==> flow/design.v <==
module DECODER(
input  wire [3:2] ALU_FUN,
output reg Arith_Enable,
output reg Logic_Enable,
output reg CMP_Enable, 
output reg Shift_Enable
);
always @(*)
   begin
     Arith_Enable   = 1'b0;
	 Logic_Enable = 1'b0;
	 CMP_Enable   = 1'b0;
	 Shift_Enable = 1'b0;
     case(ALU_FUN)
	     2'b00 : Arith_Enable = 1'b1;
	     2'b01 : Logic_Enable = 1'b1;
	     2'b10 : CMP_Enable   = 1'b1;
	     2'b11 : Shift_Enable = 1'b1;
	  endcase
   end 
 endmodule
module ARITHMETIC_UNIT #(parameter width = 16 , Arith_width = width + width )(
input wire signed [width-1:0] A,
input wire signed [width-1:0] B, 
input wire [1:0] ALU_FUN,
input wire Arith_Enable,
input wire CLK,
input wire RST,
output reg signed [Arith_width-1:0] Arith_OUT,
output reg        Carry_OUT,
output reg        Arith_Flag
);
reg [Arith_width-1:0] Arith_OUT0;
reg                   Carry_OUT0;
reg                   Arith_Flag0;
always @(posedge CLK, negedge RST)
  begin 
    if(!RST)
	 begin
	    Arith_OUT <= 'b0;
		Carry_OUT <= 16'b0;
		Arith_Flag<= 1'b0;
	 end
	else
	 begin
	    Arith_OUT <= Arith_OUT0;
		if(Arith_Enable)
		  Carry_OUT <= Carry_OUT0;
		Arith_Flag<= Arith_Flag0;
	 end
  end
always @(*)
  begin
     if(Arith_Enable)
	 begin
	     Arith_Flag0 = 1'b1;
	     case(ALU_FUN)
		     2'b00 : {Carry_OUT0,Arith_OUT0} = A+B;
			 2'b01 : {Carry_OUT0,Arith_OUT0} = A-B;
			 2'b10 : {Carry_OUT0,Arith_OUT0} = A*B;
			 2'b11 : {Carry_OUT0,Arith_OUT0} = (B == 0) ? 1'sb0 : A/B;
		  endcase
	 end
	 else
	   begin
	     Arith_OUT0  = 'b0;
		 Carry_OUT0  = 1'b0;
		 Arith_Flag0 = 1'b0;
	   end
  end
endmodule
module LOGIC_UNIT #(parameter width = 16 , Logic_width = width)(
input wire  [width-1:0] A,
input wire  [width-1:0] B, 
input wire [1:0] ALU_FUN,
input wire Logic_Enable,
input wire CLK,
input wire RST,
output reg [Logic_width-1:0] Logic_OUT,
output reg         Logic_Flag
);
reg [Logic_width-1:0] Logic_OUT0; 
reg                   Logic_Flag0 ;
always @(posedge CLK, negedge RST)
  begin
    if(!RST)
	 begin
	    Logic_OUT <= 'b0;
		Logic_Flag<= 1'b0;
	 end
	else
	 begin
	  Logic_OUT <= Logic_OUT0;
		Logic_Flag<= Logic_Flag0;
	 end
  end
always @(*)
  begin
     if(Logic_Enable)
	 begin
	     Logic_Flag0 = 1'b1;
	     case(ALU_FUN)
		   2'b00 : Logic_OUT0 = A&B;
			 2'b01 : Logic_OUT0 = A|B;
			 2'b10 : Logic_OUT0 = ~(A&B);
			 2'b11 : Logic_OUT0 = ~(A|B);
		  endcase
	 end
	 else
	   begin
	     Logic_OUT0  = 'b0;
		 Logic_Flag0 = 1'b0;
	   end
  end
endmodule
module CMP_UNIT #(parameter width = 16 , CMP_width   = width )(
input wire  [width-1:0] A,
input wire  [width-1:0] B, 
input wire [1:0] ALU_FUN,
input wire CMP_Enable,
input wire CLK,
input wire RST,
output reg [CMP_width-1:0] CMP_OUT,
output reg         CMP_Flag
);
reg [CMP_width-1:0] CMP_OUT0;
reg                 CMP_Flag0 ;
reg [CMP_width-1:0] EQ ;
reg [CMP_width-1:0] GR ; 
reg [CMP_width-1:0] LW;
always @(posedge CLK , negedge RST)
  begin
    if(!RST)
	 begin
	    CMP_OUT <= 'b0;
		CMP_Flag<= 1'b0;
	 end
	else
	 begin
	    CMP_OUT <= CMP_OUT0;
		CMP_Flag<= CMP_Flag0;
	 end
  end
always @(*)
  begin
     if(A==B)
       EQ ='b1;
     else 
       EQ ='b0;
     if(A>B)
       GR ='b10;
     else 
       GR ='b0;
     if(A<B)
       LW ='b11;
     else 
       LW ='b0;
     if(CMP_Enable)
	   begin
	     CMP_Flag0 = 1'b1;
	     case(ALU_FUN)
		     2'b00 : CMP_OUT0 = 'b0;
			 2'b01 : CMP_OUT0 = EQ;
			 2'b10 : CMP_OUT0 = GR;
			 2'b11 : CMP_OUT0 = LW;
		  endcase
	   end
	 else
	   begin
	     CMP_OUT0  = 'b0;
		 CMP_Flag0 = 1'b0;
	   end
  end
endmodule
module SHIFT_UNIT #(parameter width = 16 , Shift_width = width)(
input wire  [width-1:0] A,
input wire  [width-1:0] B, 
input wire [1:0] ALU_FUN,
input wire Shift_Enable,
input wire CLK,
input wire RST,
output reg [Shift_width-1:0] Shift_OUT,
output reg         Shift_Flag
);
reg [Shift_width-1:0] Shift_OUT0;
reg                   Shift_Flag0 ;
always @(posedge CLK, negedge RST)
  begin
    if(!RST)
	 begin
	    Shift_OUT <= 'b0;
		Shift_Flag<= 1'b0;
	 end
	else
	 begin
	    Shift_OUT <= Shift_OUT0;
		Shift_Flag<= Shift_Flag0;
	 end
  end
always @(*)
  begin
     if(Shift_Enable)
	 begin
	     Shift_Flag0 = 1'b1;
	     case(ALU_FUN)
		     2'b00 : Shift_OUT0 = A>>1'b1;
			 2'b01 : Shift_OUT0 = A<<1'b1;
			 2'b10 : Shift_OUT0 = B>>1'b1;
			 2'b11 : Shift_OUT0 = B<<1'b1;
		  endcase
	 end
	 else
	   begin
	     Shift_OUT0  = 'b0;
		 Shift_Flag0 = 1'b0;
	   end
  end
endmodule
module ALU_Top #(parameter width = 16 ,
                   Arith_width = width + width ,
                   Logic_width = width,	
                   CMP_width   = width,
                   Shift_width = width)(
input wire [width-1:0] A,
input wire [width-1:0] B,
input wire CLK,
input wire RST,
input wire [3:0] ALU_FUN,
output wire [Arith_width-1:0]  Arith_OUT,
output wire                    Carry_OUT,
output wire                    Arith_Flag,
output wire [Logic_width-1:0]  Logic_OUT,  
output wire                    Logic_Flag,
output wire [CMP_width-1:0]    CMP_OUT,    
output wire                    CMP_Flag,
output wire [Shift_width-1:0]  Shift_OUT,
output wire                    Shift_Flag
);
wire Arith_Enable ,Logic_Enable , CMP_Enable , Shift_Enable;
DECODER u_decoder(
.ALU_FUN(ALU_FUN[3:2]),
.Arith_Enable(Arith_Enable),
.Logic_Enable(Logic_Enable),
.CMP_Enable(CMP_Enable),
.Shift_Enable(Shift_Enable)
);
ARITHMETIC_UNIT #(.width(width),.Arith_width(Arith_width)) u_arithmatic(
.A(A),
.B(B),
.ALU_FUN(ALU_FUN[1:0]),
.CLK(CLK),
.RST(RST),
.Arith_Enable(Arith_Enable),
.Arith_OUT(Arith_OUT),
.Carry_OUT(Carry_OUT),
.Arith_Flag(Arith_Flag)
);
LOGIC_UNIT #(.width(width),.Logic_width(Logic_width)) u_logic(
.A(A),
.B(B),
.ALU_FUN(ALU_FUN[1:0]),
.CLK(CLK),
.RST(RST),
.Logic_Enable(Logic_Enable),
.Logic_OUT(Logic_OUT),
.Logic_Flag(Logic_Flag)
);
CMP_UNIT #(.width(width),.CMP_width(CMP_width)) u_cmp(
.A(A),
.B(B),
.ALU_FUN(ALU_FUN[1:0]),
.CLK(CLK),
.RST(RST),
.CMP_Enable(CMP_Enable),
.CMP_OUT(CMP_OUT),
.CMP_Flag(CMP_Flag)
);
SHIFT_UNIT #(.width(width),.Shift_width(Shift_width)) u_shift(
.A(A),
.B(B),
.ALU_FUN(ALU_FUN[1:0]),
.CLK(CLK),
.RST(RST),
.Shift_Enable(Shift_Enable),
.Shift_OUT(Shift_OUT),
.Shift_Flag(Shift_Flag)
);
endmodule
Settings: LEC_CHECK=0, CAP_MARGIN=20, CELL_PAD_IN_SITES_DETAIL_PLACEMENT=1, CELL_PAD_IN_SITES_GLOBAL_PLACEMENT=2, CORE_MARGIN=8, CORE_UTILIZATION=40, GPL_TIMING_DRIVEN=0, SLEW_MARGIN=20; clock period 95.0 ns.
run.sh (not shown) runs the stock make flow with config.mk's settings and CLKGATE_MAP_FILE=.
The baseline finished with timing, DRC and antenna clean.
Then changed:
CELL_PAD_IN_SITES_DETAIL_PLACEMENT = not set   (was 1)
CELL_PAD_IN_SITES_GLOBAL_PLACEMENT = not set   (was 2)
CORE_ASPECT_RATIO = 0.5   (was not set)
CORE_MARGIN = 2   (was 8)
CTS_CLUSTER_DIAMETER = 68   (was not set)
CTS_CLUSTER_SIZE = 23   (was not set)
GPL_TIMING_DRIVEN = not set   (was 0)
PLACE_DENSITY = 0.81   (was not set)
TNS_END_PERCENT = 10   (was not set)
Result: The changed run completed with no timing, DRC or antenna violations. Clock skew is unchanged. Global-route usage came out lower by 4.4 points. Area after synthesis does not change.
Then changed:
CTS_CLUSTER_DIAMETER = 382   (was 68)
PLACE_DENSITY = not set   (was 0.81)
TNS_END_PERCENT = not set   (was 10)
Worst setup slack got worse by 0.13 ns.
First-iteration DRC count rises by 4.2%.
Design area falls by 0.56%.
Hold slack improved by 0.025 ns.
Then changed:
CAP_MARGIN = 25   (was 20)
CTS_CLUSTER_DIAMETER = 68   (was 382)
CTS_CLUSTER_SIZE = 28   (was 23)
PLACE_DENSITY = 0.81   (was not set)
SETUP_SLACK_MARGIN = -1.5   (was not set)
SLEW_MARGIN = 5   (was 20)
TNS_END_PERCENT = 10   (was not set)
After rerunning: Cell area is about the same. First-iteration DRC count shrinks by 1.6%. Area after synthesis is unchanged. Die area does not change. Worst hold slack degrades by 0.023 ns. Non-clock buffer count grows by 44. Global-route usage falls by 3.1 points. Worst setup slack got worse by 0.81 ns.
Then changed:
CAP_MARGIN = 20   (was 25)
CORE_ASPECT_RATIO = not set   (was 0.5)
CORE_UTILIZATION = 58   (was 40)
CTS_CLUSTER_DIAMETER = not set   (was 68)
CTS_CLUSTER_SIZE = not set   (was 28)
PLACE_DENSITY = not set   (was 0.81)
SETUP_SLACK_MARGIN = not set   (was -1.5)
SLEW_MARGIN = 20   (was 5)
TNS_END_PERCENT = not set   (was 10)
clock period = 51.6 ns   (was 95.0 ns; I/O delays follow)
Result: This time the run never finished: it broke off in global routing, error GRT-0232; area after synthesis stays the same; die area goes down by 31%; synthesized cell count stays the same.
Then changed:
CORE_UTILIZATION = 40   (was 58)
clock period = 95.0 ns   (was 51.6 ns; I/O delays follow)
Effect: This time the run finished with timing, DRC and antenna clean. Die area goes up by well over a third. Synthesized area stays the same. Synthesized cell count does not change.
